==> inputs of cedar <==
Design syntropy_core, start of the top module:
module syntropy_core #(
    parameter DATA_WIDTH = 16,
    parameter ADDR_WIDTH = 8,
    parameter THRESHOLD_DEFAULT = 16'hE666,   
    parameter LEARNING_RATE = 16'h0019,      
    parameter MAX_ITERATIONS = 8'd10
)(
    input wire clk,
    input wire rst_n,
    input wire [DATA_WIDTH-1:0] voltage_drift,     
    input wire [DATA_WIDTH-1:0] packet_loss,       
    input wire [DATA_WIDTH-1:0] temp_variance,     
    input wire [DATA_WIDTH-1:0] phase_jitter,      
    input wire [DATA_WIDTH-1:0] threshold,         
    input wire enable_learning,                    
    input wire mesh_broadcast_en,                  
    output reg stable,                             
    output reg [DATA_WIDTH-1:0] flux_value,        
    output reg [DATA_WIDTH-1:0] correction_vector,  
    output reg [DATA_WIDTH-1:0] optimized_params,  
    output reg learning_active,                    
    output reg mesh_broadcast_req,                 
    input wire [DATA_WIDTH-1:0] mesh_flux_in,      
    input wire [DATA_WIDTH-1:0] mesh_correction_in,  
    input wire mesh_valid_in,                      
    output reg [DATA_WIDTH-1:0] mesh_flux_out,     
    output reg [DATA_WIDTH-1:0] mesh_correction_out,  
    output reg mesh_valid_out,                     
    output reg [7:0] iteration_count,              
    output reg [3:0] state,                        
    output reg error_flag                          
);
export LEC_CHECK = 0
export CAP_MARGIN = 20
export CORE_MARGIN = 2
export CORE_UTILIZATION = 72
export CTS_CLUSTER_SIZE = 37
export HOLD_SLACK_MARGIN = 0.29
export PLACE_DENSITY = 0.65
export SETUP_SLACK_MARGIN = 2.98
export SLEW_MARGIN = 20
create_clock -name core_clock -period 11.4 [get_ports {clk}]
run.sh (not shown) runs the stock make flow with config.mk's settings and CLKGATE_MAP_FILE=.
==> pepper (differences from cedar) <==
- ABC_AREA: not set -> 1
- CORE_ASPECT_RATIO: not set -> 0.9
- CORE_UTILIZATION: 72 -> 58
- CTS_CLUSTER_DIAMETER: not set -> 323
- CTS_CLUSTER_SIZE: 37 -> not set
- HOLD_SLACK_MARGIN: 0.29 -> not set
- PLACE_DENSITY: 0.65 -> not set
- SETUP_SLACK_MARGIN: 2.98 -> not set
- TNS_END_PERCENT: not set -> 5
==> flow/constraint.sdc (replaced) <==
create_clock -name core_clock -period 7.09 [get_ports {clk}]
set_input_delay 1.4180 -clock core_clock [delete_from_list [all_inputs] [get_ports {clk}]]
set_output_delay 1.4180 -clock core_clock [all_outputs]
set_load 0.01 [all_outputs]
==> amber (differences from cedar) <==
- CORE_UTILIZATION: 72 -> 70
- HOLD_SLACK_MARGIN: 0.29 -> not set
- PLACE_DENSITY: 0.65 -> not set
- SETUP_SLACK_MARGIN: 2.98 -> not set
==> flow/constraint.sdc (replaced) <==
create_clock -name core_clock -period 10.1 [get_ports {clk}]
set_input_delay 2.0200 -clock core_clock [delete_from_list [all_inputs] [get_ports {clk}]]
set_output_delay 2.0200 -clock core_clock [all_outputs]
set_load 0.01 [all_outputs]
==> notes <==
pepper produced a layout that fails on setup timing. amber completed and failed the layout checks on setup timing. cedar aborted during 5_1_grt, error GRT-0232.
In amber the setup slack is higher than in pepper, by 0.29 ns.
Critical path depth: amber is lower than pepper (12).
In amber the design area is smaller than in pepper, by about 10%.
Between pepper and amber, the lower via count is in pepper (gap about 5%, measured against amber).
In pepper the first-iteration DRC count is smaller than in amber, by about 55%.
Between amber and pepper, the lower non-clock buffer count is in amber (gap 226).
Between amber and pepper, the lower core utilization is in pepper (gap 9.5 points).
Clock skew: pepper is lower than amber (0.0028 ns).

* * *

==> run a <==
==> flow/design.v <==
`timescale 1ns / 1ps
module syntropy_core #(
    parameter DATA_WIDTH = 16,
    parameter ADDR_WIDTH = 8,
    parameter THRESHOLD_DEFAULT = 16'hE666,   
    parameter LEARNING_RATE = 16'h0019,      
    parameter MAX_ITERATIONS = 8'd10
)(
    input wire clk,
    input wire rst_n,
    input wire [DATA_WIDTH-1:0] voltage_drift,     
    input wire [DATA_WIDTH-1:0] packet_loss,       
    input wire [DATA_WIDTH-1:0] temp_variance,     
    input wire [DATA_WIDTH-1:0] phase_jitter,      
    input wire [DATA_WIDTH-1:0] threshold,         
    input wire enable_learning,                    
    input wire mesh_broadcast_en,                  
    output reg stable,                             
    output reg [DATA_WIDTH-1:0] flux_value,        
    output reg [DATA_WIDTH-1:0] correction_vector,  
    output reg [DATA_WIDTH-1:0] optimized_params,  
    output reg learning_active,                    
    output reg mesh_broadcast_req,                 
    input wire [DATA_WIDTH-1:0] mesh_flux_in,      
    input wire [DATA_WIDTH-1:0] mesh_correction_in,  
    input wire mesh_valid_in,                      
    output reg [DATA_WIDTH-1:0] mesh_flux_out,     
    output reg [DATA_WIDTH-1:0] mesh_correction_out,  
    output reg mesh_valid_out,                     
    output reg [7:0] iteration_count,              
    output reg [3:0] state,                        
    output reg error_flag                          
);
    localparam IDLE = 4'd0;
    localparam EVALUATE = 4'd1;
    localparam LEARN = 4'd2;
    localparam CORRECT = 4'd3;
    localparam BROADCAST = 4'd4;
    localparam ERROR = 4'd5;
    reg [DATA_WIDTH-1:0] flux_reg;
    reg [DATA_WIDTH-1:0] threshold_reg;
    reg [DATA_WIDTH-1:0] metrics [0:3];   
    reg [DATA_WIDTH-1:0] gradients [0:3];  
    reg [DATA_WIDTH-1:0] params [0:3];    
    reg [7:0] iter_count;
    reg [3:0] current_state;
    reg learning_en;
    reg mesh_en;
    wire [DATA_WIDTH-1:0] flux_calc;
    wire signed [22:0] gradient_calc [0:3];
    wire signed [31:0] scaled_step [0:3];
    wire [DATA_WIDTH-1:0] param_update [0:3];
    wire signed [17:0] flux_error;
    localparam signed [31:0] LEARNING_RATE_S = LEARNING_RATE;
    wire overflow_flag;
    assign flux_calc = 16'h0100 - (voltage_drift + packet_loss + 
                                   (temp_variance >> 8) + phase_jitter);
    assign flux_error = $signed({2'b00, threshold_reg}) - $signed({2'b00, flux_reg});
    assign gradient_calc[0] = -2 * flux_error;  
    assign gradient_calc[1] = -2 * flux_error;  
    assign gradient_calc[2] = (-2 * flux_error) >>> 8;  
    assign gradient_calc[3] = -2 * flux_error;  
    assign scaled_step[0] = (LEARNING_RATE_S * gradient_calc[0]) >>> 8;
    assign scaled_step[1] = (LEARNING_RATE_S * gradient_calc[1]) >>> 8;
    assign scaled_step[2] = (LEARNING_RATE_S * gradient_calc[2]) >>> 8;
    assign scaled_step[3] = (LEARNING_RATE_S * gradient_calc[3]) >>> 8;
    assign param_update[0] = params[0] - scaled_step[0][DATA_WIDTH-1:0];
    assign param_update[1] = params[1] - scaled_step[1][DATA_WIDTH-1:0];
    assign param_update[2] = params[2] - scaled_step[2][DATA_WIDTH-1:0];
    assign param_update[3] = params[3] - scaled_step[3][DATA_WIDTH-1:0];
    assign overflow_flag = (flux_calc[15] == 1'b1) || 
                          (param_update[0][15] == 1'b1) ||
                          (param_update[1][15] == 1'b1) ||
                          (param_update[2][15] == 1'b1) ||
                          (param_update[3][15] == 1'b1);
    always @(posedge clk or negedge rst_n) begin
        if (!rst_n) begin
            stable <= 1'b0;
            flux_value <= 16'h0000;
            correction_vector <= 16'h0000;
            optimized_params <= 16'h0000;
            learning_active <= 1'b0;
            mesh_broadcast_req <= 1'b0;
            mesh_flux_out <= 16'h0000;
            mesh_correction_out <= 16'h0000;
            mesh_valid_out <= 1'b0;
            iteration_count <= 8'd0;
            state <= IDLE;
            error_flag <= 1'b0;
            params[0] <= 16'h0000;  
            params[1] <= 16'h0000;  
            params[2] <= 16'h0000;  
            params[3] <= 16'h0000;  
            threshold_reg <= THRESHOLD_DEFAULT;
            flux_reg <= 16'h0000;
            current_state <= IDLE;
            learning_en <= 1'b0;
            mesh_en <= 1'b0;
            iter_count <= 8'd0;
        end else begin
            threshold_reg <= threshold;
            learning_en <= enable_learning;
            mesh_en <= mesh_broadcast_en;
            metrics[0] <= voltage_drift;
            metrics[1] <= packet_loss;
            metrics[2] <= temp_variance;
            metrics[3] <= phase_jitter;
            case (current_state)
                IDLE: begin
                    stable <= 1'b0;
                    learning_active <= 1'b0;
                    mesh_broadcast_req <= 1'b0;
                    mesh_valid_out <= 1'b0;
                    error_flag <= 1'b0;
                    iter_count <= 8'd0;
                    if (overflow_flag) begin
                        current_state <= ERROR;
                    end else begin
                        current_state <= EVALUATE;
                    end
                end
                EVALUATE: begin
                    flux_reg <= flux_calc;
                    flux_value <= flux_calc;
                    if (flux_calc >= threshold_reg) begin
                        stable <= 1'b1;
                        correction_vector <= 16'h0000;
                        current_state <= IDLE;
                    end else begin
                        stable <= 1'b0;
                        correction_vector <= threshold_reg - flux_calc;
                        if (learning_en) begin
                            current_state <= LEARN;
                        end else begin
                            current_state <= CORRECT;
                        end
                    end
                end
                LEARN: begin
                    learning_active <= 1'b1;
                    if (iter_count < MAX_ITERATIONS) begin
                        gradients[0] <= gradient_calc[0];
                        gradients[1] <= gradient_calc[1];
                        gradients[2] <= gradient_calc[2];
                        gradients[3] <= gradient_calc[3];
                        params[0] <= param_update[0];
                        params[1] <= param_update[1];
                        params[2] <= param_update[2];
                        params[3] <= param_update[3];
                        iter_count <= iter_count + 1;
                        iteration_count <= iter_count + 1;
                        flux_reg <= 16'h0100 - (param_update[0] + param_update[1] + 
                                               (param_update[2] >> 8) + param_update[3]);
                    end else begin
                        learning_active <= 1'b0;
                        optimized_params <= params[0] + params[1] + params[2] + params[3];
                        current_state <= CORRECT;
                    end
                end
                CORRECT: begin
                    if (mesh_en && mesh_valid_in) begin
                        correction_vector <= mesh_correction_in;
                    end
                    current_state <= BROADCAST;
                end
                BROADCAST: begin
                    mesh_flux_out <= flux_reg;
                    mesh_correction_out <= correction_vector;
                    mesh_valid_out <= 1'b1;
                    mesh_broadcast_req <= 1'b1;
                    current_state <= IDLE;
                end
                ERROR: begin
                    error_flag <= 1'b1;
                    stable <= 1'b0;
                    learning_active <= 1'b0;
                    mesh_broadcast_req <= 1'b0;
                    mesh_valid_out <= 1'b0;
                end
                default: begin
                    current_state <= IDLE;
                end
            endcase
            state <= current_state;
        end
    end
    always @(posedge clk) begin
        if (mesh_valid_in && mesh_en) begin
        end
    end
endmodule
==> flow/run.sh <==
#!/bin/bash
# the make line also repeats each setting of config.mk as NAME=value (left out here)
make -C /OpenROAD-flow-scripts/flow DESIGN_CONFIG=/design/flow/config.mk WORK_HOME=/design/flow/orfs CLKGATE_MAP_FILE= finish
==> flow/config.mk <==
export PLATFORM = sky130hd
export DESIGN_NAME = syntropy_core
export DESIGN_NICKNAME = syntropy_core
export VERILOG_FILES = /design/flow/design.v
export SDC_FILE = /design/flow/constraint.sdc
export NUM_CORES = 4
export LEC_CHECK = 0
export ABC_AREA = 1
export CAP_MARGIN = 20
export CORE_MARGIN = 2
export CORE_UTILIZATION = 69
export CTS_CLUSTER_DIAMETER = 275
export CTS_CLUSTER_SIZE = 99
export PLACE_DENSITY = 0.42
export SLEW_MARGIN = 20
export TNS_END_PERCENT = 10
==> flow/constraint.sdc <==
create_clock -name core_clock -period 6.89 [get_ports {clk}]
set_input_delay 1.3780 -clock core_clock [delete_from_list [all_inputs] [get_ports {clk}]]
set_output_delay 1.3780 -clock core_clock [all_outputs]
set_load 0.01 [all_outputs]
==> inputs of run b, as changes to run a <==
==> flow/config.mk (replaced) <==
export PLATFORM = sky130hd
export DESIGN_NAME = syntropy_core
export DESIGN_NICKNAME = syntropy_core
export VERILOG_FILES = /design/flow/design.v
export SDC_FILE = /design/flow/constraint.sdc
export NUM_CORES = 4
export LEC_CHECK = 0
export CAP_MARGIN = 20
export CORE_MARGIN = 2
export CORE_UTILIZATION = 66
export SLEW_MARGIN = 20
==> flow/constraint.sdc (replaced) <==
create_clock -name core_clock -period 10.5 [get_ports {clk}]
set_input_delay 2.1000 -clock core_clock [delete_from_list [all_inputs] [get_ports {clk}]]
set_output_delay 2.1000 -clock core_clock [all_outputs]
set_load 0.01 [all_outputs]
==> inputs of run c, as changes to run a <==
--- a/flow/config.mk
+++ b/flow/config.mk
@@ -10,7 +10,3 @@
 export CORE_MARGIN = 2
-export CORE_UTILIZATION = 69
-export CTS_CLUSTER_DIAMETER = 275
-export CTS_CLUSTER_SIZE = 99
-export PLACE_DENSITY = 0.42
+export CORE_UTILIZATION = 70
 export SLEW_MARGIN = 20
-export TNS_END_PERCENT = 10
==> flow/constraint.sdc (replaced) <==
create_clock -name core_clock -period 12.1 [get_ports {clk}]
set_input_delay 2.4200 -clock core_clock [delete_from_list [all_inputs] [get_ports {clk}]]
set_output_delay 2.4200 -clock core_clock [all_outputs]
set_load 0.01 [all_outputs]
==> inputs of run d, as changes to run a <==
==> flow/config.mk (replaced) <==
export PLATFORM = sky130hd
export DESIGN_NAME = syntropy_core
export DESIGN_NICKNAME = syntropy_core
export VERILOG_FILES = /design/flow/design.v
export SDC_FILE = /design/flow/constraint.sdc
export NUM_CORES = 4
export LEC_CHECK = 0
export CAP_MARGIN = 20
export CORE_MARGIN = 2
export CORE_UTILIZATION = 72
export MAX_ROUTING_LAYER = met4
export SETUP_SLACK_MARGIN = 2.81
export SLEW_MARGIN = 20
==> flow/constraint.sdc (replaced) <==
create_clock -name core_clock -period 10.5 [get_ports {clk}]
set_input_delay 2.1000 -clock core_clock [delete_from_list [all_inputs] [get_ports {clk}]]
set_output_delay 2.1000 -clock core_clock [all_outputs]
set_load 0.01 [all_outputs]
==> comparison <==
- Run d failed in global routing, error DPL-0038. Run b completed, yet does not pass: setup timing. Run a died in global routing. Run c ran to the end with no violations.
- In run b the count of clock-buffer cells in the layout is lower than in run c, by 1.
- Between run c and run b, the lower worst hold slack is in run c (gap 0.0014 ns).
- Of run c and run b, run c has the higher synthesized area (gap about 2.5%, measured against run b).
- In flip-flop count, run c and run b do not differ.
- Of run c and run b, run b has the higher wire length (gap about 9%, measured against run b).
- Against run b, the cell count of run c is higher by about 5%.
==> figures <==
	run b	run a	run c	run d
Outcome	complete, but fails checks	stopped before the end	timing/DRC/antenna clean	stopped before the end
Last stage reached	-	global routing	-	global routing
Violated checks	setup timing	-	-	-
Count of placed standard cells including taps	2798	3433	3005	2684
Log Warnings	56	-	57	-
FA/HA/MAJ Cells, Area Fraction	27.8%	27.1%	27.1%	27.8%
Crit Reg-Reg Startpoint	threshold_reg[1]	-	threshold_reg[1]	-
Final setup slack of the worst path	-0.296 ns	-	0.817 ns	-
Slew Limit Headroom	33.3%	-	41.2%	-
Detail Route Antenna Nets	0	-	0	-
Final count of hold timing violations	0	-	0	-
XOR/XNOR Fraction of Synth Area	7.88%	6.35%	6.35%	7.88%
Clk_buf instances	32	-	33	-
Core Footprint	28600 um2	27900 um2	27600 um2	26100 um2
Count of filler cells inserted in the layout	1451	-	1792	-
Transition time at the pin with the least slew margin	0.994 ns	-	0.882 ns	-
Max-slew violation count	0	-	0	-

* * *

==> 06-28 <==
RTL: the design.v shown in full above, as it stands there.
==> flow/config.mk <==
export PLATFORM = sky130hd
export DESIGN_NAME = syntropy_core
export DESIGN_NICKNAME = syntropy_core
export VERILOG_FILES = /design/flow/design.v
export SDC_FILE = /design/flow/constraint.sdc
export NUM_CORES = 4
export LEC_CHECK = 0
export ABC_AREA = 1
export CAP_MARGIN = 10
export CELL_PAD_IN_SITES_DETAIL_PLACEMENT = 2
export CELL_PAD_IN_SITES_GLOBAL_PLACEMENT = 1
export CORE_MARGIN = 2
export CORE_UTILIZATION = 40
export GPL_TIMING_DRIVEN = 0
export HOLD_SLACK_MARGIN = -0.02
export MIN_ROUTING_LAYER = met1
export PLACE_DENSITY_LB_ADDON = 0.25
export SETUP_SLACK_MARGIN = 1.24
export SLEW_MARGIN = 25
==> flow/constraint.sdc <==
create_clock -name core_clock -period 7.63 [get_ports {clk}]
set_input_delay 1.5260 -clock core_clock [delete_from_list [all_inputs] [get_ports {clk}]]
set_output_delay 1.5260 -clock core_clock [all_outputs]
set_load 0.01 [all_outputs]
==> inputs of 06-04, as changes to 06-28 <==
Settings changed: CAP_MARGIN 10 to 20, CELL_PAD_IN_SITES_DETAIL_PLACEMENT 2 to default, CELL_PAD_IN_SITES_GLOBAL_PLACEMENT 1 to default, CORE_UTILIZATION 40 to 72, CTS_CLUSTER_DIAMETER from default to 222, CTS_CLUSTER_SIZE from default to 37, GPL_TIMING_DRIVEN 0 to default, HOLD_SLACK_MARGIN -0.02 to 0.29, MIN_ROUTING_LAYER met1 to default, PLACE_DENSITY from default to 0.94, PLACE_DENSITY_LB_ADDON 0.25 to default, SETUP_SLACK_MARGIN 1.24 to default, SLEW_MARGIN 25 to 20.
==> flow/constraint.sdc (replaced) <==
create_clock -name core_clock -period 10.1 [get_ports {clk}]
set_input_delay 2.0200 -clock core_clock [delete_from_list [all_inputs] [get_ports {clk}]]
set_output_delay 2.0200 -clock core_clock [all_outputs]
set_load 0.01 [all_outputs]
==> inputs of 01-11, as changes to 06-28 <==
Settings changed: CAP_MARGIN 10 to 20, CELL_PAD_IN_SITES_DETAIL_PLACEMENT 2 to default, CELL_PAD_IN_SITES_GLOBAL_PLACEMENT 1 to default, CORE_ASPECT_RATIO from default to 0.9, CORE_UTILIZATION 40 to 58, CTS_CLUSTER_DIAMETER from default to 323, GPL_TIMING_DRIVEN 0 to default, HOLD_SLACK_MARGIN -0.02 to default, MAX_ROUTING_LAYER from default to met4, MIN_ROUTING_LAYER met1 to default, PLACE_DENSITY_LB_ADDON 0.25 to default, SETUP_SLACK_MARGIN 1.24 to 1.62, SLEW_MARGIN 25 to 20, TNS_END_PERCENT from default to 5.
==> flow/constraint.sdc (replaced) <==
create_clock -name core_clock -period 7.09 [get_ports {clk}]
set_input_delay 1.4180 -clock core_clock [delete_from_list [all_inputs] [get_ports {clk}]]
set_output_delay 1.4180 -clock core_clock [all_outputs]
set_load 0.01 [all_outputs]
==> flow.log <==
[flow] collecting metrics
INFO  metric status = aborted with a tool error
INFO  metric flow.stopped_at = clock tree synthesis
INFO  metric error_line = [ERROR DPL-0033] detailed placement checks failed during check placement.
INFO  metric dpl.hpwl = roughly 72000 um
INFO  metric fp-row-count = 81
INFO  metric pre_cts_ws = -4.00 ns
INFO  metric yosys.area_share.xor_xnor = under 10%
INFO  metric post-synth-top-area-fraction = about a quarter
INFO  metric die_h = roughly 230 um
INFO  metric most_used_standard_cell_by_instance_count_after_synthesis = sky130_fd_sc_hd__nand2_1
INFO  metric postPlaceCellArea = between 0.02 and 0.025 mm^2
INFO  metric die_area = 0.0507 mm^2
INFO  metric die.size.x = 225 um
INFO  metric synth.area.top_cells = sky130_fd_sc_hd__dfrtp_1, sky130_fd_sc_hd__ha_1, sky130_fd_sc_hd__fa_1
INFO  metric synth_area_leader_cell = sky130_fd_sc_hd__dfrtp_1
INFO  metric ys_sh_mux = 0.633%
INFO  metric initial_core_util = 40.2%
INFO  metric place.gp.congestion = between 0.9 and 1
INFO  metric inst_count_dp = about 3300
INFO  metric core = between 0.04 and 0.05 mm^2
(the above is from 06-28)
==> flow.log <==
[flow] collecting metrics
INFO  metric post-synth-top-area-fraction = between 20 and 25%
INFO  metric pre_cts_ws = -0.738 ns
INFO  metric die_h = ~170 um
INFO  metric inst_count_dp = between 3000 and 4000
INFO  metric most_used_standard_cell_by_instance_count_after_synthesis = sky130_fd_sc_hd__nand2_1
INFO  metric fp-row-count = ~60
INFO  metric initial_core_util = 73.0%
INFO  metric topCombFamilyByArea = adder cells
INFO  metric status = aborted with a tool error
INFO  metric postPlaceCellArea = roughly 0.024 mm^2
INFO  metric error_line = [ERROR GRT-0232] Routing congestion too high. Check the congestion heatmap in the GUI.
INFO  metric place.gp.congestion = roughly 0.99
INFO  metric flow.stopped_at = global routing
INFO  metric die.size.x = between 150 and 200 um
INFO  metric yosys.area_share.xor_xnor = 6.35%
INFO  metric ys_sh_mux = less than 1%
INFO  metric die_area = between 0.02 and 0.03 mm^2
(the above is from 06-04)
==> flow.log <==
[flow] final metrics
INFO  metric status = complete, but fails checks
INFO  metric dpl.hpwl = 48200 um
INFO  metric core = about 0.033 mm^2
INFO  metric most_used_standard_cell_by_instance_count_after_synthesis = sky130_fd_sc_hd__nand2_1
INFO  metric inst_count_dp = between 3000 and 4000
INFO  metric failed_layout_checks = negative setup slack
INFO  metric fp-row-count = 63
INFO  metric initial_core_util = about three fifths
INFO  metric die_h = ~180 um
INFO  metric die.size.x = just under 200 um
INFO  metric postPlaceCellArea = roughly 0.025 mm^2
INFO  metric setup_viol_count_final = 19
INFO  metric post-synth-top-area-fraction = 24.9%
INFO  metric ys_sh_mux = 0.633%
INFO  metric pre_cts_ws = -2.71 ns
INFO  metric synth.area.top_cells = sky130_fd_sc_hd__dfrtp_1, sky130_fd_sc_hd__ha_1, sky130_fd_sc_hd__fa_1
INFO  metric yosys.area_share.xor_xnor = under 10%
INFO  metric setup_slack = -3.12 ns
(the above is from 01-11)
